==> inputs of v38 <==
==> flow/design.v <==
module keypad_encoder_4x4(input [7:0]data,output reg [3:0] encode_data);
  always @(data) begin
    case(data)
      8'h81: encode_data = 4'd0;
      8'h82: encode_data = 4'd1;
      8'h84: encode_data = 4'd2;
      8'h88: encode_data = 4'd3;
      8'h41: encode_data = 4'd4;
      8'h42: encode_data = 4'd5;
      8'h44: encode_data = 4'd6;
      8'h48: encode_data = 4'd7;
      8'h21: encode_data = 4'd8;
      8'h22: encode_data = 4'd9;
      8'h24: encode_data = 4'd10;
      8'h28: encode_data = 4'd11;
      8'h11: encode_data = 4'd12;
      8'h12: encode_data = 4'd13;
      8'h14: encode_data = 4'd14;
      8'h18: encode_data = 4'd15;
      default: encode_data = 4'd0;
  endcase
 end
endmodule
module keypad_scanner #(parameter rows_count=4, 
                        parameter cols_count=4)(input clk, rst, start, input [rows_count-1:0] rows, input ack, 
                                                output reg[cols_count-1:0] cols,output reg[cols_count+rows_count-1:0] data, output reg done);
  typedef enum {scan_rows, detect_row, wait_key_release} States_e;
  States_e state,nextState;
  always_ff @(posedge clk) begin: rst_clk_blk
    if(!rst) begin
      state <= scan_rows;
    end
    else
      state <= nextState;
  end:rst_clk_blk
  always_ff @(posedge clk) begin: Scanning
   if (!rst) begin 
      cols <= '0;
      cols[0] <= 1; 
   end
   else begin
   if(start == 1) begin:start_fsm
    case(state) 
      scan_rows: begin
                     if(rows == 0) begin
                       cols <= {cols[cols_count-2:0],cols[cols_count-1]}; 
                     end
      end
 endcase
   end
  end
  end:Scanning
  always_comb begin
     case(state) 
      scan_rows: begin 
                   data = '0;
                   done = 0;
                 end
      detect_row: begin 
                    if (ack == 0) begin data = {rows,cols};
                                        done = 1;
                                  end
                    else begin data = 0;
                               done = 0;
                  end
                end            
      wait_key_release: begin 
                   data = 0;
                   done = 0;
                 end  
      default: begin 
                   data = 0;
                   done = 0;
                 end  
    endcase
  end
  always_comb begin: state_change
   case(state) 
     scan_rows: begin
                 if(rows != 0 )
                      nextState = detect_row;
                 else
                      nextState = scan_rows;
     end
     detect_row: if(ack == 1) begin
                    nextState = wait_key_release;
                 end
                 else nextState = detect_row;
     wait_key_release: if(rows != 0) nextState = wait_key_release;
                       else          nextState = scan_rows;
     default: nextState = scan_rows;
   endcase
  end:state_change
endmodule
module keypad_controller #(parameter cols_count=4,parameter rows_count=4)(
                           input clk, rst, enable, ack,
                           output [cols_count-1:0] cols,
                           input [rows_count-1:0]rows,
                           output reg [3:0] encode_data,
                           output reg done);
  wire [cols_count+rows_count-1:0] data;
  keypad_scanner kpad_scanner(.clk(clk), .rst(rst), .start(enable), .rows(rows),.cols(cols),.data(data),.ack(ack),.done(done));
  keypad_encoder_4x4 kpad_encode(.data(data),.encode_data(encode_data));
endmodule
module alu #(parameter BCDdigits=2)(           input [3:0]operator,
					       input bit op1_sign,
					       input bit op2_sign,
                                               input [BCDdigits*4-1:0] operand1,operand2,
                                               output reg [BCDdigits*4*2-1:0]result,
                                               output reg sign);
  parameter plus     = 4'd10;
  parameter subtract = 4'd11;
  parameter mul      = 4'd12;
  parameter div      = 4'd13;
  always_comb begin
     sign = 0;
     case(operator) 
        plus: begin
             if(op1_sign == 0 && op2_sign == 0) begin
	     result =  operand1 + operand2;
             sign = 0;
	     end
	     else if(op1_sign == 0 && op2_sign == 1) begin
	     result =  operand1 - operand2;
             sign = 0;
	     end
	     else if(op1_sign == 1 && op2_sign == 0) begin
	       if (operand1 < operand2) begin
	         result =  operand2 - operand1;
                 sign = 0;
	       end
	       else begin
	         result = operand1 - operand2;
	         sign = 1;
	       end
	       end
	     else begin
	     result =  operand1 + operand2;
             sign = 1;
	     end
            end
        subtract: begin
             if(op1_sign == 0 && op2_sign == 0) begin
	      if (operand1 < operand2) begin
               result = operand2 - operand1;
               sign = 1;
             end
             else begin
               result = operand1 - operand2;
               sign = 0;
             end
             end
            else if(op1_sign == 1 && op2_sign == 1) begin
	      if (operand1 < operand2) begin
               result = operand2 - operand1;
               sign = 0;
             end
             else begin
               result = operand1 - operand2;
               sign = 1;
             end
             end
            else if(op1_sign == 0 && op2_sign == 1) begin
	       result = operand1 + operand2;
               sign = 0;
            end
            else begin
	       result = operand1 + operand2;
               sign = 1;
             end
            end
        mul: begin
             if(op1_sign == 0 && op2_sign == 0) begin
	      result =  operand1 * operand2;
              sign = 0;
	     end
	     else if(op1_sign == 0 && op2_sign == 1) begin
	     result =  operand1 * operand2;
             sign = 1;
	     end
	     else if(op1_sign == 1 && op2_sign == 0) begin
	     result =  operand1 * operand2;
             sign = 1;
	     end
	     else begin
	     result =  operand1 * operand2;
             sign = 0;
	     end
            end
        div: begin
               if(operand2 == 0) result = 0;      
               else  begin
             if(op1_sign == 0 && op2_sign == 0) begin
	      result =  operand1 / operand2;
              sign = 0;
	     end
	     else if(op1_sign == 0 && op2_sign == 1) begin
	     result =  operand1 / operand2;
             sign = 1;
	     end
	     else if(op1_sign == 1 && op2_sign == 0) begin
	     result =  operand1 / operand2;
             sign = 1;
	     end
	     else begin
	     result =  operand1 / operand2;
             sign = 0;
	     end
	       end
            end
        default: begin 
	          result = 0;
		  sign = 0;
		 end
      endcase
  end
endmodule
module BCD2binary #(parameter BCDdigits = 4)(input [BCDdigits*4-1:0] bcd,
                                             output reg [BCDdigits*4-1:0] binary);
 always @(bcd)begin
    binary = bcd[15:12]* 10'd1000 + bcd[11:8] * 8'd100 +bcd[7:4] * 8'd10 + bcd[3:0]; 
 end
endmodule
module binary2BCD(input [15:0] binary,
                  output reg [15:0] bcd);
  reg[3:0] digit1,digit2,digit3,digit4;
  integer counter;
  always @(binary) begin
      digit1 = 0;
      digit2 = 0;
      digit3 = 0;
      digit4 = 0;
      counter = 0;
   if(binary <= 16'h270f) begin   
    for (counter = 15; counter >= 0; counter = counter - 1) begin
      if(digit2 >= 5)  digit2 = digit2 + 3;
      if(digit3 >= 5)  digit3 = digit3 + 3;
      if(digit4 >= 5)  digit4 = digit4 + 3;
      digit1 = digit1 << 1;
      digit1[0] = digit2[3];
      digit2 = digit2 << 1;
      digit2[0] = digit3[3];
      digit3 = digit3 << 1;
      digit3[0] = digit4[3];
      digit4 = digit4 << 1;
      digit4[0] = binary[counter];  
    end
   bcd = {digit1,digit2,digit3,digit4};
  end
  else begin
    bcd = {4'h0,4'ha,4'hb,4'hb};
  end
  end
endmodule
`timescale 1 ns / 1 ns
module control_logic #(parameter BCDdigits=2)(input [3:0] data,
                                            input clk, rst, done,
                                            output reg ack,
                                            output reg [BCDdigits*4*2-1:0] display,
                                            output reg sign);
  typedef enum {start, receiveBCDdigits_set1, receiveOperation, receiveBCDdigits_set2, compute_and_continue, ack_BCDdigits_set1, ack_BCDdigits_set2, ack_operation} States_e;
  States_e state,nextState;
  reg [BCDdigits*4-1:0] operand1,operand2;
  reg [3:0] operator;
  reg op1_sign;
  wire [BCDdigits*4*2-1:0] op_bin1,op_bin2;
  wire [BCDdigits*4*2-1:0] op;
  wire op2_sign,alu_sign;
  reg [15:0] alu_op1,alu_op2;    
  reg [31:0] alu_result;
  reg [15:0] condt_result;
  assign condt_result = (alu_result > 32'd9999) ? '1:alu_result[15:0];
  assign op2_sign = '0;
  alu#(.BCDdigits(4)) alu(.operator(operator),.operand1(op_bin1),.operand2(op_bin2),.result(alu_result),.sign(alu_sign),.op1_sign(op1_sign),.op2_sign(op2_sign));  
  BCD2binary bb1(.bcd(alu_op1),.binary(op_bin1));
  BCD2binary bb2(.bcd(alu_op2),.binary(op_bin2));
  binary2BCD b2b(.binary(condt_result),.bcd(op));
  always_ff @(posedge clk) begin: rst_clk_blk
    if(!rst) begin
     state <= start;
    end
    else
      state <= nextState;
  end:rst_clk_blk
 always @(posedge clk) begin:fsm_logic
      case(state)
        start:   begin  ack <= '0;
                   operand1 <= '0;
                   operand2 <= '0;
                   operator <= '0;
                   alu_op1  <= '0;
                   alu_op2  <= '0; 
                   op1_sign <= '0;
                 end
        receiveBCDdigits_set1: begin 
                            ack <= 1;
                            if(data <= 4'd9) begin   
                              operand1 <= {operand1[BCDdigits*4-4-1:0],data};   
                            end
                            sign <= 0;
                           end
        ack_BCDdigits_set1: 
                            begin 
                               ack <= 0;
                               alu_op1 <= operand1;
                               display <= operand1;
                            end
        receiveOperation: begin
                           ack <= 1;
                           operator <= data[3:0];   
                          end
        ack_operation: 
                       begin 
                          ack <= 0;
                       end
        receiveBCDdigits_set2: begin 
                           ack <= 1;
                             operand2 <= {operand2[BCDdigits*4-4-1:0],data};   
                           sign <= 0;
                         end
        ack_BCDdigits_set2: 
                            begin
                              ack <= 0;
			      sign <= 0;
                              display <= operand2;
                              alu_op2 <= operand2;
                            end
        compute_and_continue: begin 
                         ack <= 1;
                         if(data >=4'd9) begin   
                           if(op != 16'habb) alu_op1 <= op;
                           else alu_op1 <= 0;
                           op1_sign <= alu_sign;
                           operand2 <= '0;
                           alu_op2 <= '0;
                           operator <= data[3:0];
                           display <= op; 
			   sign <= alu_sign;
                         end
                   end
        endcase
  end:fsm_logic
  always_comb begin: always_comb_nextstate
    case(state)
         start:           if(done == 1) nextState = receiveBCDdigits_set1;
                          else nextState = start;
        receiveBCDdigits_set1: 
                          if (done == 1) nextState = ack_BCDdigits_set1;
                          else nextState = receiveBCDdigits_set1;
        ack_BCDdigits_set1: 
                         if(done == 1 && data <= 4'd9) 
                           nextState = receiveBCDdigits_set1;
                         else if (done == 1 && data <=4'd13) 
                           nextState = receiveOperation;
                         else if(done ==1)
                           nextState = start;
                         else nextState = ack_BCDdigits_set1;
        receiveOperation:
                          if(done == 1) nextState = ack_operation;
                          else nextState = receiveOperation;
        ack_operation: 
                     if(done==1)
                       nextState = receiveBCDdigits_set2;
                     else nextState = ack_operation;
        receiveBCDdigits_set2:
                          if (done == 1) nextState = ack_BCDdigits_set2;
                          else nextState = receiveBCDdigits_set2;
        ack_BCDdigits_set2:
                         if(done == 1 && data <= 4'd9) 
                           nextState = receiveBCDdigits_set2;
                         else if (done == 1 && data <= 4'd14) 
                           nextState = compute_and_continue;
                         else if(done ==1)
                           nextState = start;
                         else nextState = ack_BCDdigits_set2;
        compute_and_continue: if (data <= 4'd13)
                           nextState = ack_operation;
                         else if (done == 1)
                           nextState = start;
                         else nextState = compute_and_continue;
        default : nextState = start;       
        endcase
  end: always_comb_nextstate
endmodule
module BCD2seg7 (input [3:0] bcd,
                 output reg [7:0]leds);
	always @(bcd)
		case (bcd)      
			4'h0: leds = 8'b0111_1110;
	   		4'h1: leds = 8'b0011_0000;
			4'h2: leds = 8'b0110_1101;
			4'h3: leds = 8'b0111_1001;
			4'h4: leds = 8'b0011_0011;
			4'h5: leds = 8'b0101_1011;
			4'h6: leds = 8'b0101_1111;
			4'h7: leds = 8'b0111_0000;
			4'h8: leds = 8'b0111_1111;
			4'h9: leds = 8'b0111_1011;
			4'ha: leds = 8'b0100_1111;   
			4'hb: leds = 8'b0000_0101;   
			default: leds = 8'b0000_0000;
		endcase
endmodule
module display #(parameter BCDdigits = 2)(input [BCDdigits*4*2-1:0] display_data,
                                          output wire [7:0]seven_seg_data1,seven_seg_data2,seven_seg_data3,seven_seg_data4);
 BCD2seg7 disp1(.bcd(display_data[15:12]),.leds(seven_seg_data1));
 BCD2seg7 disp2(.bcd(display_data[11:8]),.leds(seven_seg_data2));
 BCD2seg7 disp3(.bcd(display_data[7:4]),.leds(seven_seg_data3));
 BCD2seg7 disp4(.bcd(display_data[3:0]),.leds(seven_seg_data4));
endmodule
`timescale 1 ns / 1 ns
module calculator #(parameter BCDdigits = 2,parameter cols_count=4,parameter rows_count=4)(
                                                                                          input clk,rst,start,
                                                                                          output [cols_count-1:0] cols,
                                                                                          input [rows_count-1:0] rows,
                                                                                          output reg [7:0] digit1,digit2,digit3,digit4,
                                                                                          output reg sign);
  wire [BCDdigits*4*2-1:0] display;
  wire [3:0]encode_data;
  wire done,ack;
  keypad_controller kpad_controller(.clk(clk), .rst(rst), .enable(start), .ack(ack),.cols(cols),.rows(rows),.encode_data(encode_data),.done(done));
  control_logic control_logic(.data(encode_data), .clk(clk), .rst(rst), .done(done), .ack(ack), .display(display),.sign(sign));
  display disp(.display_data(display[15:0]),.seven_seg_data1(digit1),.seven_seg_data2(digit2),.seven_seg_data3(digit3),.seven_seg_data4(digit4));
 endmodule
==> flow/run.sh <==
#!/bin/bash
# the make line also repeats each setting of config.mk as NAME=value (left out here)
make -C /OpenROAD-flow-scripts/flow DESIGN_CONFIG=/design/flow/config.mk WORK_HOME=/design/flow/orfs CLKGATE_MAP_FILE= finish
==> flow/config.mk <==
export PLATFORM = sky130hd
export DESIGN_NAME = calculator
export DESIGN_NICKNAME = calculator
export VERILOG_FILES = /design/flow/design.v
export SDC_FILE = /design/flow/constraint.sdc
export NUM_CORES = 4
export LEC_CHECK = 0
export CAP_MARGIN = 20
export CORE_ASPECT_RATIO = 0.53
export CORE_MARGIN = 7
export CORE_UTILIZATION = 40
export GPL_ROUTABILITY_DRIVEN = 0
export SETUP_SLACK_MARGIN = 5.0
export SLEW_MARGIN = 15
==> flow/constraint.sdc <==
create_clock -name core_clock -period 52.6 [get_ports {clk}]
set_input_delay 10.5200 -clock core_clock [delete_from_list [all_inputs] [get_ports {clk}]]
set_output_delay 10.5200 -clock core_clock [all_outputs]
set_load 0.01 [all_outputs]
==> v14: changes against v38 <==
Settings changed: ABC_AREA from default to 1, CORE_ASPECT_RATIO 0.53 to default, CORE_MARGIN 7 to 2, CORE_UTILIZATION 40 to 72, CTS_CLUSTER_SIZE from default to 95, GPL_ROUTABILITY_DRIVEN 0 to default, PLACE_DENSITY from default to 0.42, SETUP_SLACK_MARGIN 5.0 to default, SLEW_MARGIN 15 to 20.
==> flow/constraint.sdc (replaced) <==
create_clock -name core_clock -period 76.4 [get_ports {clk}]
set_input_delay 15.2800 -clock core_clock [delete_from_list [all_inputs] [get_ports {clk}]]
set_output_delay 15.2800 -clock core_clock [all_outputs]
set_load 0.01 [all_outputs]
==> v7: changes against v38 <==
Settings changed: CORE_ASPECT_RATIO 0.53 to default, CORE_MARGIN 7 to 2, CORE_UTILIZATION 40 to 35, GPL_ROUTABILITY_DRIVEN 0 to default, SETUP_SLACK_MARGIN 5.0 to default, SLEW_MARGIN 15 to 20.
==> flow/constraint.sdc (replaced) <==
create_clock -name core_clock -period 81.7 [get_ports {clk}]
set_input_delay 16.3400 -clock core_clock [delete_from_list [all_inputs] [get_ports {clk}]]
set_output_delay 16.3400 -clock core_clock [all_outputs]
set_load 0.01 [all_outputs]
==> impl_metrics.tcl <==
# implementation run metrics
set metrics [dict create \
    status "complete, no violations" \
    syn2layout_area_growth_pct 3.48 \
    routedWlPerCell_um 15.7 \
    chipArea_sq_um 60400 \
]
(the above is from v14)
==> impl_metrics.tcl <==
# implementation run metrics
set metrics [dict create \
    synth-main-ff-cell "edfxtp_1" \
    fin_skew_ps 10.5 \
    status "complete, no violations" \
    chipArea_sq_um 107000 \
    cpMaxStageDelayCell "or4b_4" \
    syn2layout_area_growth_pct 13.8 \
]
(the above is from v7)
==> impl_metrics.tcl <==
# implementation run metrics
set metrics [dict create \
    status "complete, but fails checks" \
    check.faults "setup timing" \
    syn2layout_area_growth_pct 62.3 \
    chipArea_sq_um 100000 \
    final-setup-viol-count 60 \
    routedWlPerCell_um 19.4 \
    fin_ws_ps -21960 \
    antenna_found_initial 4 \
]
(the above is from v38)


==> inputs of amber <==
Starts from the design.v that is shown in full above.
==> flow/config.mk <==
export PLATFORM = sky130hd
export DESIGN_NAME = calculator
export DESIGN_NICKNAME = calculator
export VERILOG_FILES = /design/flow/design.v
export SDC_FILE = /design/flow/constraint.sdc
export NUM_CORES = 4
export LEC_CHECK = 0
export ABC_AREA = 1
export CAP_MARGIN = 5
export CORE_ASPECT_RATIO = 0.88
export CORE_MARGIN = 2
export CORE_UTILIZATION = 71
export CTS_CLUSTER_DIAMETER = 260
export CTS_CLUSTER_SIZE = 17
export SLEW_MARGIN = 25
==> flow/constraint.sdc <==
create_clock -name core_clock -period 75.0 [get_ports {clk}]
set_input_delay 15.0000 -clock core_clock [delete_from_list [all_inputs] [get_ports {clk}]]
set_output_delay 15.0000 -clock core_clock [all_outputs]
set_load 0.01 [all_outputs]
run.sh (not shown) runs the stock make flow with config.mk's settings and CLKGATE_MAP_FILE=.
==> inputs of ember, as changes to amber <==
Settings changed: ABC_AREA 1 to default, CAP_MARGIN 5 to 20, CORE_ASPECT_RATIO 0.88 to default, CORE_UTILIZATION 71 to 40, CTS_CLUSTER_DIAMETER 260 to default, CTS_CLUSTER_SIZE 17 to default, SLEW_MARGIN 25 to 20.
==> flow/constraint.sdc (replaced) <==
create_clock -name core_clock -period 81.7 [get_ports {clk}]
set_input_delay 16.3400 -clock core_clock [delete_from_list [all_inputs] [get_ports {clk}]]
set_output_delay 16.3400 -clock core_clock [all_outputs]
set_load 0.01 [all_outputs]
==> metrics.cfg <==
[run_status]
status=timing/DRC/antenna clean

[route]
met3_length_um=9510

[final_layout]
nNonClkBuffers=132
syn_to_final_growth_pct=4.02
buffer_area_share_pct=2.52

[place]
gp_congestion=0.981

[global_routing]
grt_use_total_pct=36.3

[setup_path]
arrival_ns=68.41
slowest_delay_ns=0.50
crit_end=digit3[0]

[floorplan]
core_area_um2=58500

The numbers above come from amber.

==> metrics.cfg <==
[run_status]
status=timing/DRC/antenna clean

[setup_path]
crit_end=digit4[3]
slowest_delay_ns=0.62
arrival_ns=77.92

[final_layout]
buffer_area_share_pct=5.95
nNonClkBuffers=311
syn_to_final_growth_pct=13.4

[place]
gp_congestion=0.904

[global_routing]
grt_use_total_pct=22.8

The numbers above come from ember.

